==> flow/design.v <==
module top#(parameter m = 7)(
    input clk,
    input signed [m-1:0]noise_in,
    output reg signed [2*m-1:0]filter_out
);
    localparam signed [m-1:0] tap0 = 5;
    localparam signed [m-1:0] tap1 = 8;
    localparam signed [m-1:0] tap2 = 11;
    localparam signed [m-1:0] tap3 = 15;
    localparam signed [m-1:0] tap4 = 17;
    localparam signed [m-1:0] tap5 = 18;
    localparam signed [m-1:0] tap6 = 17;
    localparam signed [m-1:0] tap7 = 15;
    localparam signed [m-1:0] tap8 = 11;
    localparam signed [m-1:0] tap9 = 8;
    localparam signed [m-1:0] tap10 = 5;
    reg signed [m-1:0] register_0;
    reg signed [m-1:0] register_1;
    reg signed [m-1:0] register_2;
    reg signed [m-1:0] register_3;
    reg signed [m-1:0] register_4;
    reg signed [m-1:0] register_5;
    reg signed [m-1:0] register_6;
    reg signed [m-1:0] register_7;
    reg signed [m-1:0] register_8;
    reg signed [m-1:0] register_9;
    always@(posedge clk) begin
        register_0 <= noise_in;
        register_1 <= register_0;
        register_2 <= register_1;
        register_3 <= register_2;
        register_4 <= register_3;
        register_5 <= register_4;
        register_6 <= register_5;
        register_7 <= register_6;
        register_8 <= register_7;
        register_9 <= register_8;  
        filter_out <=  noise_in * tap0 +
                            register_0 * tap1 +
                            register_1 * tap2 +
                            register_2 * tap3 +
                            register_3 * tap4 +
                            register_4 * tap5 +
                            register_5 * tap6 +
                            register_6 * tap7 +
                            register_7 * tap8 +
                            register_8 * tap9 +
                            register_9 * tap10;
    end
endmodule
Settings: LEC_CHECK=0, CAP_MARGIN=20, CORE_ASPECT_RATIO=1.2, CORE_MARGIN=2, CORE_UTILIZATION=44, CTS_CLUSTER_DIAMETER=54, CTS_CLUSTER_SIZE=20, PLACE_DENSITY=0.66, SLEW_MARGIN=15; clock period 10.0 ns.
run.sh (not shown) runs the stock make flow with config.mk's settings and CLKGATE_MAP_FILE=.
Rerun with:
- ABC_AREA: not set -> 1
- CORE_ASPECT_RATIO: 1.2 -> not set
- CORE_UTILIZATION: 44 -> 33
- CTS_CLUSTER_DIAMETER: 54 -> 288
- CTS_CLUSTER_SIZE: 20 -> not set
- GPL_ROUTABILITY_DRIVEN: not set -> 0
- GPL_TIMING_DRIVEN: not set -> 0
- PLACE_DENSITY: 0.66 -> not set
- SETUP_SLACK_MARGIN: not set -> 2.35
- SLEW_MARGIN: 15 -> 0
Cell count increases by about a fifth.
Setup slack improves by 950 ps.
Wire length increases by a little under a tenth.
Critical path depth increases by 4.
Clock skew is about the same.
Utilization decreases by 9.9 points.
Via count increases by a few percent.
Rerun with:
- CAP_MARGIN: 20 -> 40
- CELL_PAD_IN_SITES_DETAIL_PLACEMENT: not set -> 2
- CELL_PAD_IN_SITES_GLOBAL_PLACEMENT: not set -> 1
- CTS_CLUSTER_DIAMETER: 288 -> 345
- MAX_ROUTING_LAYER: not set -> met4
- TNS_END_PERCENT: not set -> 5
What happened: Cell area barely changes. Cell count barely changes. Global-route usage went up by 3.9 points. Fmax decreases by 0.58%. Sequential cell count is unchanged. Worst setup slack got worse by 44 ps. Synthesized area is unchanged. Synthesized cell count stays the same.
Rerun with:
- ABC_AREA: 1 -> not set
- CAP_MARGIN: 40 -> 5
- CELL_PAD_IN_SITES_DETAIL_PLACEMENT: 2 -> not set
- CELL_PAD_IN_SITES_GLOBAL_PLACEMENT: 1 -> not set
- CORE_UTILIZATION: 33 -> 72
- CTS_CLUSTER_DIAMETER: 345 -> not set
- GPL_ROUTABILITY_DRIVEN: 0 -> not set
- GPL_TIMING_DRIVEN: 0 -> not set
- MAX_ROUTING_LAYER: met4 -> not set
- SETUP_SLACK_MARGIN: 2.35 -> not set
- SLEW_MARGIN: 0 -> 20
- TNS_END_PERCENT: 5 -> not set
- clock period: 10.0 -> 6.35 ns (I/O delays scaled with it)
Effect: With this change the flow completed and failed the layout checks on setup timing. Routed wire length went down by 18%. Final area went down by 1.5%. Worst hold slack got worse by 3.9 ps. Global-route usage went up by 12 points.
Rerun with:
- CAP_MARGIN: 5 -> 20
- CORE_UTILIZATION: 72 -> 40
- SETUP_SLACK_MARGIN: not set -> 0.16
- clock period: 6.35 -> 8.6 ns (I/O delays scaled with it)
With this change the flow completed with no timing, DRC or antenna violations; cell area fell by 4.7%; area after synthesis stays the same; global-route usage falls by 14 points; sequential share of layout area increases by 0.78 points; die area grows by about 80%; worst setup slack improved by 1100 ps; via count drops by 8.7%.

Starts from the design.v that is shown in full above.
make LEC_CHECK=0 CAP_MARGIN=20 CORE_MARGIN=2 CORE_UTILIZATION=26 CTS_CLUSTER_DIAMETER=318 CTS_CLUSTER_SIZE=93 PLACE_DENSITY=0.66 SLEW_MARGIN=35 TNS_END_PERCENT=20 finish   # period 10.0 ns
The baseline ran to the end with no violations.
Change:
CORE_UTILIZATION = 72   (was 26)
CTS_CLUSTER_DIAMETER = default   (was 318)
CTS_CLUSTER_SIZE = 19   (was 93)
PLACE_DENSITY = default   (was 0.66)
SLEW_MARGIN = 20   (was 35)
TNS_END_PERCENT = default   (was 20)
clock period = 5.9 ns   (was 10.0 ns; I/O delays follow)
Outcome: With this change the flow finished but failed the layout checks on setup timing; die area fell by well over a third; register-to-register slack gets worse by 3.8 ns; routed wire length rose by about a fifth; clock-buffer cell count rose by 1; non-clock buffer count rose by 84; setup slack gets worse by 2.4 ns; via count rose by roughly a tenth; utilization rose by 58 points.
Change:
ABC_AREA = 1   (was default)
CAP_MARGIN = 5   (was 20)
CTS_CLUSTER_DIAMETER = 223   (was default)
CTS_CLUSTER_SIZE = 100   (was 19)
SETUP_SLACK_MARGIN = 0.67   (was default)
clock period = 5.94 ns   (was 5.9 ns; I/O delays follow)
Outcome: The changed run completed, yet does not pass: setup timing; final cell count rose by 5.1%; hold slack stays flat; clock-buffer cell count fell by 1.

== job 4495 ==
// top: RTL as listed in full above, without the edits since
export LEC_CHECK = 0
export ABC_AREA = 1
export CAP_MARGIN = 20
export CORE_MARGIN = 2
export CORE_UTILIZATION = 72
export CTS_CLUSTER_DIAMETER = 98
export PLACE_DENSITY = 0.79
export SLEW_MARGIN = 20
create_clock -name core_clock -period 5.51 [get_ports {clk}]
Final checks on job 4495, whose flow otherwise completed, came back failing, citing setup timing.
#### Input delta (job 2445 over job 4495)
- SETUP_SLACK_MARGIN now 0.04, previously not set
- PLACE_DENSITY now 0.78, was 0.79
- HOLD_SLACK_MARGIN now 0.3, previously not set
- CTS_CLUSTER_SIZE now 88, previously not set
- CTS_CLUSTER_DIAMETER no longer set, was 98
- the clock period (ns, I/O delays scaled along) now 3.35, was 5.51
==> comparison <==
Although job 2445 finished all stages, its layout failed final checks on setup timing. Taking job 4495 as the reference, in job 2445 number of placed cells counting well taps went up by about 1.2%, count of clock-net buffers in the final layout increased 2, critical path's largest stage delay up 0.05 ns. Going from job 4495 to job 2445, finished layout cell area grows by 0.41%.
[inputs] job 6022 vs job 2445
- removing PLACE_DENSITY (formerly 0.78)
- setting CTS_CLUSTER_DIAMETER to 280 for the first time
- changing CAP_MARGIN from 20 to 5
- changing SETUP_SLACK_MARGIN from 0.04 to -0.3
- changing CTS_CLUSTER_SIZE from 88 to 22
- removing HOLD_SLACK_MARGIN (formerly 0.3)
- changing the clock period (ns, I/O delays scaled along) from 3.35 to 4.87
==> comparison <==
Against job 2445 as the reference, job 6022 delivers a lower non-clock buffer count.
Diff job 2445 -> job 6022 | pre-CTS setup slack | increase of 1.28 ns
[compare] base=job 2445 new=job 6022: post-route fraction of the period consumed by the critical path fell by 55 points, critical path arrival picked up an extra 0.21 ns, setup slack saw an increase, worst hold slack picked up an extra 0.0097 ns.
Row routed wire length: job 6022 lower / job 2445 higher
In job 6022 the implementation ran to completion but is not tape-out ready, as the final checks report setup timing.
Delta (job 6022 minus job 2445): final area down 0.88%, first-pass GRT wire length down 3.3%, number of clock buffers in the layout up 1.
diff inputs: job 6022 => job 9515
- putting CORE_ASPECT_RATIO at 0.9 where nothing was set
- swapping 22 for 100 in CTS_CLUSTER_SIZE
- putting TNS_END_PERCENT at 80 where nothing was set
- swapping -0.3 for 0.67 in SETUP_SLACK_MARGIN
- swapping 280 for 223 in CTS_CLUSTER_DIAMETER
- swapping 4.87 for 5.86 in the clock period (ns, I/O delays scaled along)
Findings:
- Comparing job 9515 and job 6022, the lower detailed-routed wire length on met3 was measured on job 9515.
- Of job 9515 and job 6022, the lower setup slack of the critical path after layout belongs to job 6022.
- Diff job 9515 and job 6022: global-route track usage on met3 lower in job 9515
- Job 9515: worst-case reg-to-reg path depth is about 20% higher than what job 6022 reported.
- From the logs: job 9515 reached the end of the flow and failed the layout checks with setup timing.
- When job 9515 is measured against job 6022, its cell area turns out 150 sq um lower.

## run 1
RTL: the design.v shown in full above, as it stands there.
==> flow/config.mk <==
export PLATFORM = sky130hd
export DESIGN_NAME = top
export DESIGN_NICKNAME = top
export VERILOG_FILES = /design/flow/design.v
export SDC_FILE = /design/flow/constraint.sdc
export NUM_CORES = 4
export LEC_CHECK = 0
export ABC_AREA = 1
export CAP_MARGIN = 5
export CORE_MARGIN = 2
export CORE_UTILIZATION = 72
export CTS_CLUSTER_DIAMETER = 140
export CTS_CLUSTER_SIZE = 22
export HOLD_SLACK_MARGIN = 0.29
export SETUP_SLACK_MARGIN = -0.3
export SLEW_MARGIN = 20
==> flow/constraint.sdc <==
create_clock -name core_clock -period 4.87 [get_ports {clk}]
set_input_delay 0.9740 -clock core_clock [delete_from_list [all_inputs] [get_ports {clk}]]
set_output_delay 0.9740 -clock core_clock [all_outputs]
set_load 0.01 [all_outputs]
The flow for run 1 finished, though final verification flagged setup timing.
Input-level comparison between run 2 and run 1:
Settings: CAP_MARGIN changed from 5 to 20; CTS_CLUSTER_SIZE removed (was 22); HOLD_SLACK_MARGIN removed (was 0.29); CTS_CLUSTER_DIAMETER removed (was 140); SETUP_SLACK_MARGIN removed (was -0.3); ABC_AREA removed (was 1); CORE_UTILIZATION changed from 72 to 69; the clock period (ns, I/O delays scaled along) changed from 4.87 to 8.6.
--- outcome ---
- Run 2 | stages: all done | timing, DRC, antenna: all pass
- Route | run 2 vs run 1 | wire shorter in run 2
- Run 2 vs run 1 on row count: run 2 is the higher one.
- After synthesis and placement, the instance count of run 2 is below that of run 1.
Input changes introduced in run 3 (baseline for comparison: run 2):
Settings: CORE_UTILIZATION changed from 69 to 40.
[summary]
Run 3 completed; timing, DRC and antenna clean
Re die area: run 2 and run 3 aren't equal, and the lower value belongs to run 2.
Compared with run 2, run 3 shows met2 track demand over resource lower by 23 points.
#### Input delta (run 4 over run 3)
Settings: a change of CORE_UTILIZATION from 40 to 72; an added CTS_CLUSTER_DIAMETER of 98; a change of the clock period (ns, I/O delays scaled along) from 8.6 to 5.93.
Results
- The register fraction of the total cell area of run 4 falls short of that of run 3 by 1.2 points.
- Compare run 4 and run 3 | total track usage higher: run 4
- Run 4 ended up with noise_in[3] as its worst setup path startpoint; run 3 ended up with noise_in[5].
- Every stage of the flow completed for run 3, and the final layout passed the timing, design-rule and antenna checks.
- Completing all stages was not enough for run 4: its layout failed the final checks because of setup timing.

## the reference run
RTL: the design.v shown in full above, as it stands there.
Settings: LEC_CHECK=0, CAP_MARGIN=20, CORE_ASPECT_RATIO=0.5, CORE_MARGIN=2, CORE_UTILIZATION=72, CTS_CLUSTER_DIAMETER=54, CTS_CLUSTER_SIZE=20, PLACE_DENSITY=0.66, SLEW_MARGIN=35, TNS_END_PERCENT=15; clock period 10.0 ns.
Changes in the trial run relative to the reference run:
Settings: removing TNS_END_PERCENT (formerly 15); changing CTS_CLUSTER_SIZE from 20 to 45; removing CORE_ASPECT_RATIO (formerly 0.5); changing CTS_CLUSTER_DIAMETER from 54 to 318; changing CORE_UTILIZATION from 72 to 40.
--- outcome ---
- The trial run | status: complete | timing, DRC, antenna: pass
- Taking the reference run as the reference, in the trial run final setup violation count was more or less identical, design area now larger, register fraction of the total cell area decreased 0.18 points.
- A busiest layer in global routing of met1 is what the reference run shows, while met2 belongs to the trial run.

Setup of lagoon:
RTL: the design.v shown in full above, as it stands there.
clock: 12.5 ns
lec_check: 0
abc_area: 0
cap_margin: 30
cell_pad_in_sites_detail_placement: 1
cell_pad_in_sites_global_placement: 3
core_aspect_ratio: 1.33
core_margin: 2
core_utilization: 42
cts_cluster_diameter: 94
cts_cluster_size: 43
gpl_routability_driven: 1
hold_slack_margin: 0.07
max_routing_layer: met4
min_routing_layer: met2
place_density_lb_addon: 0.19
slew_margin: 0
lagoon completed end to end with timing, DRC and antenna clean.
### lagoon -> willow
- HOLD_SLACK_MARGIN: 0.07 -> 0.01
- PLACE_DENSITY_LB_ADDON: 0.19 -> unset
- CAP_MARGIN: 30 -> 40
- CTS_CLUSTER_DIAMETER: 94 -> 345
- TNS_END_PERCENT: unset -> 5
- CELL_PAD_IN_SITES_DETAIL_PLACEMENT: 1 -> 2
- CORE_UTILIZATION: 42 -> 30
- GPL_TIMING_DRIVEN: unset -> 0
- CTS_CLUSTER_SIZE: 43 -> unset
- CORE_ASPECT_RATIO: 1.33 -> unset
- CELL_PAD_IN_SITES_GLOBAL_PLACEMENT: 3 -> 2
- the clock period (ns, I/O delays scaled along): 12.5 -> 10.0
### Flow results
Looking at routed wire length across both flows, willow is the weaker of the two, with lagoon ahead. The proportion of final cell area spent on non-clock buffers on lagoon is in line with that on willow. willow -> lagoon: sequential cell count delta 0, exact match. Between willow and lagoon, post-layout worst setup margin is lower for willow, lagoon comes in above that. Reported for willow and lagoon, total buffers and inverters traversed by the critical path turned out identical to the last digit. Row effective utilization at floorplan: willow lower / lagoon higher. Delta (willow minus lagoon): final net count about even; design area rose about 1.4%; sum of met2 wire segment lengths after detailed routing rose 4.9%.
Changes in tundra relative to willow:
- removing GPL_ROUTABILITY_DRIVEN (formerly 1)
- removing CELL_PAD_IN_SITES_GLOBAL_PLACEMENT (formerly 2)
- removing MIN_ROUTING_LAYER (formerly met2)
- setting SETUP_SLACK_MARGIN to 0.08 for the first time
- changing CAP_MARGIN from 40 to 20
- changing HOLD_SLACK_MARGIN from 0.01 to -0.06
- changing SLEW_MARGIN from 0 to 20
- removing MAX_ROUTING_LAYER (formerly met4)
- removing TNS_END_PERCENT (formerly 5)
- removing CELL_PAD_IN_SITES_DETAIL_PLACEMENT (formerly 2)
- removing ABC_AREA (formerly 0)
- removing CTS_CLUSTER_DIAMETER (formerly 345)
- changing CORE_UTILIZATION from 30 to 40
- removing GPL_TIMING_DRIVEN (formerly 0)
==> results <==
tundra reached the end of the flow, and the finished layout is clean on the timing, design-rule and antenna checks.
Re routed wire length: tundra is about 24% down on willow.
| non-clock buffer count | tundra vs willow | 2 lower |
diff inputs: tundra => amber
- setting PLACE_DENSITY to 0.54 for the first time
- setting CTS_CLUSTER_DIAMETER to 225 for the first time
- setting GPL_TIMING_DRIVEN to 0 for the first time
- removing SETUP_SLACK_MARGIN (formerly 0.08)
- setting CELL_PAD_IN_SITES_GLOBAL_PLACEMENT to 3 for the first time
- setting MIN_ROUTING_LAYER to met2 for the first time
- setting MAX_ROUTING_LAYER to met4 for the first time
==> results <==
Number of non-filler instances in the completed layout essentially unchanged between amber and tundra.
Area growth from synthesis to layout: tundra vs amber, no meaningful difference
The post-route cell area of tundra and that of amber are within noise of each other.
Wire length on met3: amber vs tundra up about 2300%
